Design APB_top, start of the top module:
module APB_top(input PCLK,
               input PRESETn,
               input Transfer,
               input Wr_Rd,
               input [4:0] Address,
               input [31:0] write_data,
               output [31:0] read_data);
    wire [4:0] PADDR;
    wire [31:0] PWDATA,PRDATA;
    wire PSELx,PENABLE,PWRITE,PREADY,PSLVERR;
    APB_master Design_master(Transfer,Wr_Rd,Address,write_data,read_data,PCLK,PRESETn,PREADY,PRDATA,PSLVERR,PADDR,PSELx,PENABLE,PWRITE,PWDATA);
    APB_slave Design_slave(PCLK,PRESETn,PADDR,PSELx,PENABLE,PWRITE,PWDATA,PREADY,PRDATA,PSLVERR);
endmodule
Size: roughly 1100 flip-flops.
==> flow/config.mk <==
export PLATFORM = sky130hd
export DESIGN_NAME = APB_top
export DESIGN_NICKNAME = APB_top
export VERILOG_FILES = /design/flow/design.v
export SDC_FILE = /design/flow/constraint.sdc
export NUM_CORES = 4
export LEC_CHECK = 0
export ABC_AREA = 1
export CAP_MARGIN = 20
export CORE_MARGIN = 2
export CORE_UTILIZATION = 72
export CTS_CLUSTER_SIZE = 76
export SETUP_SLACK_MARGIN = -0.12
export SLEW_MARGIN = 20
==> flow/constraint.sdc <==
create_clock -name core_clock -period 2.19 [get_ports {PCLK}]
set_input_delay 0.4380 -clock core_clock [delete_from_list [all_inputs] [get_ports {PCLK}]]
set_output_delay 0.4380 -clock core_clock [all_outputs]
set_load 0.01 [all_outputs]
run.sh (not shown) runs the stock make flow with config.mk's settings and CLKGATE_MAP_FILE=.
The baseline finished with negative setup slack left.
Then changed:
- CTS_CLUSTER_SIZE: 76 -> not set
- PLACE_DENSITY: not set -> 0.6
- SETUP_SLACK_MARGIN: -0.12 -> not set
- clock period: 2.19 -> 0.979 ns (I/O delays scaled with it)
=> The changed run finished with negative setup slack left; via count is higher slightly; synthesized area stays the same; non-clock buffer count goes up by 48.
Then changed:
- ABC_AREA: 1 -> not set
- CORE_UTILIZATION: 72 -> 40
- clock period: 0.979 -> 3.94 ns (I/O delays scaled with it)
What happened:
- The changed run went through all stages and came out clean
- clock power falls by 75%
- total power fell by 76%
- clock skew barely changes

* * *

Setup of job 114:
The RTL this note starts from:
==> flow/design.v <==
module APB_master(input Transfer,               
                  input Wr_Rd,                  
                  input [4:0] Address,          
                  input [31:0] write_data,      
                  output reg [31:0] read_data,  
                  input PCLK,                   
                  input PRESETn,                
                  input PREADY,                 
                  input [31:0] PRDATA,          
                  input PSLVERR,                
                  output [4:0] PADDR,           
                  output PSELx,                 
                  output PENABLE,               
                  output PWRITE,                
                  output [31:0] PWDATA);        
    parameter IDLE = 2'b00, SETUP = 2'b01, ACCESS = 2'b10;
    (* fsm_encoding = "none" *) reg [1:0] ps;
    reg [1:0] ns;
    reg [4:0]  paddr_q;
    reg        pwrite_q;
    reg [31:0] pwdata_q;
    wire setup_open = PRESETn && Transfer && (ps == SETUP);
    always @(posedge PCLK) begin
        if (!PRESETn)
            ps <= IDLE;
        else
            ps <= ns;
    end
    always @(*) begin
        if (!PRESETn  || !Transfer)
            ns = IDLE;
        else
        begin
            case (ps)
                IDLE:    ns = SETUP;
                SETUP:   ns = PSLVERR ? IDLE : ACCESS;
                ACCESS:  ns = PSLVERR ? IDLE : (PREADY ? SETUP : ACCESS);
                default: ns = IDLE;
            endcase
        end
    end
    assign PSELx   = (ps == SETUP) || (ps == ACCESS);
    assign PENABLE = (ps == ACCESS);
    always @(posedge PCLK) begin
        if (setup_open) begin
            paddr_q  <= Address;
            pwrite_q <= Wr_Rd;
            if (Wr_Rd)
                pwdata_q <= write_data;
        end
    end
    assign PADDR  = setup_open ? Address : paddr_q;
    assign PWRITE = setup_open ? Wr_Rd   : pwrite_q;
    assign PWDATA = (setup_open && Wr_Rd) ? write_data : pwdata_q;
    always @(posedge PCLK) begin
        if (PRESETn && PSELx && PENABLE && PREADY && !PSLVERR && !PWRITE)
            read_data <= PRDATA;
    end
endmodule
module APB_slave(input PCLK,                
                 input PRESETn,             
                 input [4:0] PADDR,         
                 input PSELx,               
                 input PENABLE,             
                 input PWRITE,              
                 input [31:0]PWDATA,        
                 output PREADY,             
                 output [31:0] PRDATA,      
                 output PSLVERR);           
    reg [31:0] mem [0:31];  
    assign PREADY  = PRESETn && PSELx && PENABLE;
    assign PSLVERR = 1'b0;
    always @(posedge PCLK) begin
        if (PRESETn && PSELx && PENABLE && PWRITE)
            mem[PADDR] <= PWDATA;
    end
    assign PRDATA = mem[PADDR];
endmodule
module APB_top(input PCLK,
               input PRESETn,
               input Transfer,
               input Wr_Rd,
               input [4:0] Address,
               input [31:0] write_data,
               output [31:0] read_data);
    wire [4:0] PADDR;
    wire [31:0] PWDATA,PRDATA;
    wire PSELx,PENABLE,PWRITE,PREADY,PSLVERR;
    APB_master Design_master(Transfer,Wr_Rd,Address,write_data,read_data,PCLK,PRESETn,PREADY,PRDATA,PSLVERR,PADDR,PSELx,PENABLE,PWRITE,PWDATA);
    APB_slave Design_slave(PCLK,PRESETn,PADDR,PSELx,PENABLE,PWRITE,PWDATA,PREADY,PRDATA,PSLVERR);
endmodule
==> flow/config.mk <==
export PLATFORM = sky130hd
export DESIGN_NAME = APB_top
export DESIGN_NICKNAME = APB_top
export VERILOG_FILES = /design/flow/design.v
export SDC_FILE = /design/flow/constraint.sdc
export NUM_CORES = 4
export LEC_CHECK = 0
export CAP_MARGIN = 20
export CELL_PAD_IN_SITES_DETAIL_PLACEMENT = 0
export CELL_PAD_IN_SITES_GLOBAL_PLACEMENT = 3
export CORE_ASPECT_RATIO = 1.03
export CORE_MARGIN = 2
export CORE_UTILIZATION = 40
export CTS_CLUSTER_SIZE = 57
export GPL_ROUTABILITY_DRIVEN = 1
export MAX_ROUTING_LAYER = met4
export MIN_ROUTING_LAYER = met2
export PLACE_DENSITY_LB_ADDON = 0.04
export SLEW_MARGIN = 20
export TNS_END_PERCENT = 80
==> flow/constraint.sdc <==
create_clock -name core_clock -period 3.69 [get_ports {PCLK}]
set_input_delay 0.7380 -clock core_clock [delete_from_list [all_inputs] [get_ports {PCLK}]]
set_output_delay 0.7380 -clock core_clock [all_outputs]
set_load 0.01 [all_outputs]
Job 114: PASS, flow complete, no timing, DRC or antenna violations
[inputs] job 3090 vs job 114
- CTS_CLUSTER_SIZE now 15, was 57
- PLACE_DENSITY_LB_ADDON no longer set, was 0.04
- GPL_ROUTABILITY_DRIVEN no longer set, was 1
- TNS_END_PERCENT no longer set, was 80
- MIN_ROUTING_LAYER no longer set, was met2
- CORE_ASPECT_RATIO no longer set, was 1.03
- CELL_PAD_IN_SITES_GLOBAL_PLACEMENT no longer set, was 3
- MAX_ROUTING_LAYER no longer set, was met4
- CORE_UTILIZATION now 72, was 40
- CELL_PAD_IN_SITES_DETAIL_PLACEMENT no longer set, was 0
- the clock period (ns, I/O delays scaled along) now 1.89, was 3.69
--- outcome ---
For job 3090, the flow was terminated by a tool error in global routing (5_1_grt) and produced no final design. On number of buffers added by the clock tree synthesis step: between job 3090 and job 114, it ends up higher for job 114. In the tables for job 3090 and job 114, number of gates resized after CTS reads higher with job 3090. Job 114 -> job 3090: number of flops mapped to enable cells by yosys delta 0, exact match. Synthesized cell count came out exactly the same in job 3090 and job 114.
Here is what was changed in the inputs of job 3819 compared with job 3090.
- changing CORE_UTILIZATION from 72 to 68
- removing CTS_CLUSTER_SIZE (formerly 15)
- changing the clock period (ns, I/O delays scaled along) from 1.89 to 2.19
[summary]
- Nothing crashed in job 3819 and all stages finished; the problem is that the final layout failed, the offending checks being setup timing.
- Between job 3090 and job 3819, number of buffers created by CTS is lower for job 3090, job 3819 comes in above that.
- Job 3090 fits on a die that is smaller than the die of job 3819.
- Changes observed in job 3819 relative to job 3090: fraction of the mapped netlist area in compound gates held steady, post-DP HPWL went down by 2100 um, cell count after synthesis essentially unchanged.
> inputs changed (job 3819 -> job 4600)
- ABC_AREA newly set to 1
- PLACE_DENSITY newly set to 0.6
- CORE_UTILIZATION changed from 68 to 70
==> results <==
The flow for job 4600 finished, though final verification flagged setup timing.
Job 4600 gives more all-layer global routing usage than job 3819 did.
The run showing the greater post-route cell area is job 4600.
Job 4600 has less setup slack than job 3819.
Job 4600 vs. job 3819: clock power share rose by 0.7 points, number of logic stages on the critical path including buffering rose by 4, total detailed-routing wirelength rose by 6.2%, hold slack stayed essentially flat.
Relative to job 4600, the following input files were edited for job 7549:
- an added PLACE_DENSITY_LB_ADDON of 0.02
- a change of CORE_UTILIZATION from 70 to 72
- an added SETUP_SLACK_MARGIN of 0.65
- a deleted PLACE_DENSITY that had been 0.6
==> results <==
Maximum frequency delta for job 7549 relative to job 4600: 1.0% higher. Final area of job 7549 is on par with job 4600. There was hardly any difference in post-synthesis cell count from yosys between job 7549 and job 4600. Lower final-layout fill cell count was reported by job 7549, not job 4600. Side by side, area of the die turned out lower in job 7549 than in job 4600. Layout-stage area growth over the synthesis result essentially unchanged between job 7549 and job 4600. Critical path depth: job 7549 and job 4600 compared, lower one is job 7549. Nothing crashed in job 7549 and all stages finished; the problem is that the final layout failed, the offending checks being setup timing. Job 7549 vs. job 4600: maximum vdd drop decreased by 15% relative to the old numbers; final wirelength up 24000 um; core footprint lost about 2.5%; hold slack went down 15 ps.

* * *

// APB_top: RTL as listed in full above, without the edits since
Settings: LEC_CHECK=0, CAP_MARGIN=20, CORE_MARGIN=2, CORE_UTILIZATION=40, PLACE_DENSITY=0.6, SLEW_MARGIN=20; clock period 2.72 ns.
Then changed:
--- a/flow/config.mk
+++ b/flow/config.mk
@@ -8,5 +8,7 @@
 export CAP_MARGIN = 20
 export CORE_MARGIN = 2
-export CORE_UTILIZATION = 40
-export PLACE_DENSITY = 0.6
+export CORE_UTILIZATION = 72
+export CTS_CLUSTER_SIZE = 37
+export PLACE_DENSITY = 0.65
+export SETUP_SLACK_MARGIN = 0.55
 export SLEW_MARGIN = 20
==> flow/constraint.sdc (replaced) <==
create_clock -name core_clock -period 2.19 [get_ports {PCLK}]
set_input_delay 0.4380 -clock core_clock [delete_from_list [all_inputs] [get_ports {PCLK}]]
set_output_delay 0.4380 -clock core_clock [all_outputs]
set_load 0.01 [all_outputs]
After rerunning:
- The new run finished but fails on setup timing
- power rises by 32%
- count of clock-buffer cells in the layout came out lower by 7
- wire length rose by 34%
- via count increases by 21%
- final area went up by 2.1%
- sequential share of layout area went down by 1.3 points
- cell count goes down by 13%
- setup slack loses 0.64 ns
- worst hold slack gets worse by 0.11 ns
- critical path depth rose by 2
Then changed:
--- a/flow/config.mk
+++ b/flow/config.mk
@@ -8,7 +8,6 @@
 export CAP_MARGIN = 20
 export CORE_MARGIN = 2
-export CORE_UTILIZATION = 72
+export CORE_UTILIZATION = 67
 export CTS_CLUSTER_SIZE = 37
-export PLACE_DENSITY = 0.65
-export SETUP_SLACK_MARGIN = 0.55
+export PLACE_DENSITY = 0.6
 export SLEW_MARGIN = 20
The changed run finished but fails on setup timing. Total power falls by about 3.4%. Sequential power hardly moves. Utilization drops by 5.8 points. Cell area grows by 0.30%. Wire length shrinks by 19%.
Then changed:
--- a/flow/config.mk
+++ b/flow/config.mk
@@ -6,8 +6,10 @@
 export NUM_CORES = 4
 export LEC_CHECK = 0
+export ABC_AREA = 1
 export CAP_MARGIN = 20
 export CORE_MARGIN = 2
-export CORE_UTILIZATION = 67
-export CTS_CLUSTER_SIZE = 37
-export PLACE_DENSITY = 0.6
+export CORE_UTILIZATION = 72
+export CTS_CLUSTER_SIZE = 72
+export PLACE_DENSITY = 0.65
+export SETUP_SLACK_MARGIN = 0.14
 export SLEW_MARGIN = 20
The new run finished but fails on setup timing; clock skew came out higher by 0.017 ns; via count rises by 45%; count of clock-buffer cells in the layout came out lower by 6; design area came out higher by 7.3%.
Then changed:
==> flow/config.mk (replaced) <==
export PLATFORM = sky130hd
export DESIGN_NAME = APB_top
export DESIGN_NICKNAME = APB_top
export VERILOG_FILES = /design/flow/design.v
export SDC_FILE = /design/flow/constraint.sdc
export NUM_CORES = 4
export LEC_CHECK = 0
export CAP_MARGIN = 20
export CORE_MARGIN = 2
export CORE_UTILIZATION = 40
export PLACE_DENSITY = 0.6
export SLEW_MARGIN = 20
==> flow/constraint.sdc (replaced) <==
create_clock -name core_clock -period 5.0 [get_ports {PCLK}]
set_input_delay 1.0000 -clock core_clock [delete_from_list [all_inputs] [get_ports {PCLK}]]
set_output_delay 1.0000 -clock core_clock [all_outputs]
set_load 0.01 [all_outputs]
Result: Now the flow passed the timing, DRC and antenna checks. Worst setup slack gets better by 1.5 ns. First-iteration DRC count decreases by well over a third. Design area decreases by about a fifth. Sequential cell count is unchanged. Wire length decreases by a quarter to a third. Clock-buffer cell count increases by 12.

* * *

Starts from the design.v that is shown in full above.
Settings: LEC_CHECK=0, CAP_MARGIN=20, CORE_MARGIN=2, CORE_UTILIZATION=40, CTS_CLUSTER_SIZE=57, MAX_ROUTING_LAYER=met4, MIN_ROUTING_LAYER=met2, SLEW_MARGIN=20, TNS_END_PERCENT=60; clock period 3.9 ns.
The first run ran to the end with no violations.
Edit:
Settings changed: CORE_UTILIZATION 40 to 66, CTS_CLUSTER_SIZE 57 to not set, MAX_ROUTING_LAYER met4 to not set, MIN_ROUTING_LAYER met2 to not set, PLACE_DENSITY_LB_ADDON set to 0.01, SETUP_SLACK_MARGIN set to 0.69, TNS_END_PERCENT 60 to not set.
Clock period 3.9 ns to 2.38 ns, I/O delays scaled along.
After rerunning:
- The new run produced a layout that fails on setup timing
- power climbs by about 70%
- via count drops by 7.7%
- routed wire length climbs by 22%
- clock-buffer cell count climbs by 4
Edit:
Settings changed: CORE_UTILIZATION 66 to 23, PLACE_DENSITY set to 0.6, PLACE_DENSITY_LB_ADDON 0.01 to not set, SETUP_SLACK_MARGIN 0.69 to not set.
Clock period 2.38 ns to 3.94 ns, I/O delays scaled along.
Outcome: This time the run finished with timing, DRC and antenna clean; design area is lower by a few percent; die area grows to 2.8 times its value; sequential share of layout area rises by 4.3 points; via count goes down by about a fifth; sequential power drops by well over a third; core utilization fell by 58 points.
Edit:
Settings changed: CORE_UTILIZATION 23 to 40, SETUP_SLACK_MARGIN set to 0.22.
Result:
- utilization goes up by 20 points
- routed wire length goes down by 3.4%
- via count goes up by 1.0%
Edit:
Settings changed: ABC_AREA set to 1, CORE_UTILIZATION 40 to 72, CTS_CLUSTER_DIAMETER set to 237, CTS_CLUSTER_SIZE set to 10, SETUP_SLACK_MARGIN 0.22 to 0.13.
Clock period 3.94 ns to 0.979 ns, I/O delays scaled along.
With this change the flow ran to the end with violations: setup timing.
Clock power grows to 3.8 times its value.
Design area grows by 17%.
Power grows to 4.4 times its value.
Final cell count grows by 40%.
Non-clock buffer count grows by 326.
Routed wire length grows by about 60%.
Via count grows by 75%.
Setup slack gets worse by 3.0 ns.
Clock skew grows by 0.016 ns.

* * *

Starts from the design.v that is shown in full above.
export LEC_CHECK = 0
export CAP_MARGIN = 30
export CORE_MARGIN = 2
export CORE_UTILIZATION = 70
export CTS_CLUSTER_DIAMETER = 380
export CTS_CLUSTER_SIZE = 27
export GPL_TIMING_DRIVEN = 1
export MAX_ROUTING_LAYER = met4
export MIN_ROUTING_LAYER = met1
export PLACE_DENSITY_LB_ADDON = 0.01
export SLEW_MARGIN = 40
export TNS_END_PERCENT = 30
create_clock -name core_clock -period 2.44 [get_ports {PCLK}]
The starting point produced a layout that fails on setup timing.
Edit:
CTS_CLUSTER_DIAMETER = default   (was 380)
SETUP_SLACK_MARGIN = 0.71   (was default)
clock period = 2.45 ns   (was 2.44 ns; I/O delays follow)
The changed run completed, yet does not pass: setup timing.
Non-clock buffer count came out higher by 173.
Hold slack is better by 0.076 ns.
Routed wire length came out higher by 39%.
Sequential power hardly moves.
Global-route usage grows by 10 points.
Design area goes up by 9.9%.
Sequential share of layout area came out lower by 6.1 points.
Synthesized area stays the same.
Core utilization grows by 8.2 points.
Clock skew fell by 0.0041 ns.
Power rises by 26%.
Edit:
CORE_MARGIN = 6   (was 2)
CORE_UTILIZATION = 55   (was 70)
GPL_TIMING_DRIVEN = 0   (was 1)
PLACE_DENSITY_LB_ADDON = default   (was 0.01)
SETUP_SLACK_MARGIN = default   (was 0.71)
clock period = 3.01 ns   (was 2.45 ns; I/O delays follow)
=> The new run completed and failed the layout checks on setup timing. Routed wire length shrinks by 19%. Combinational power shrinks by 42%. Cell count grows by 1.4%. Design area shrinks by 6.3%. Core utilization shrinks by 24 points. Sequential power shrinks by 19%. Global-route usage shrinks by 16 points. Sequential cell count stays the same. Synthesized area does not change. Sequential share of layout area grows by 4.1 points. Power shrinks by 24%.
Power figures rest on the tool's default switching activity, not on a simulated workload.
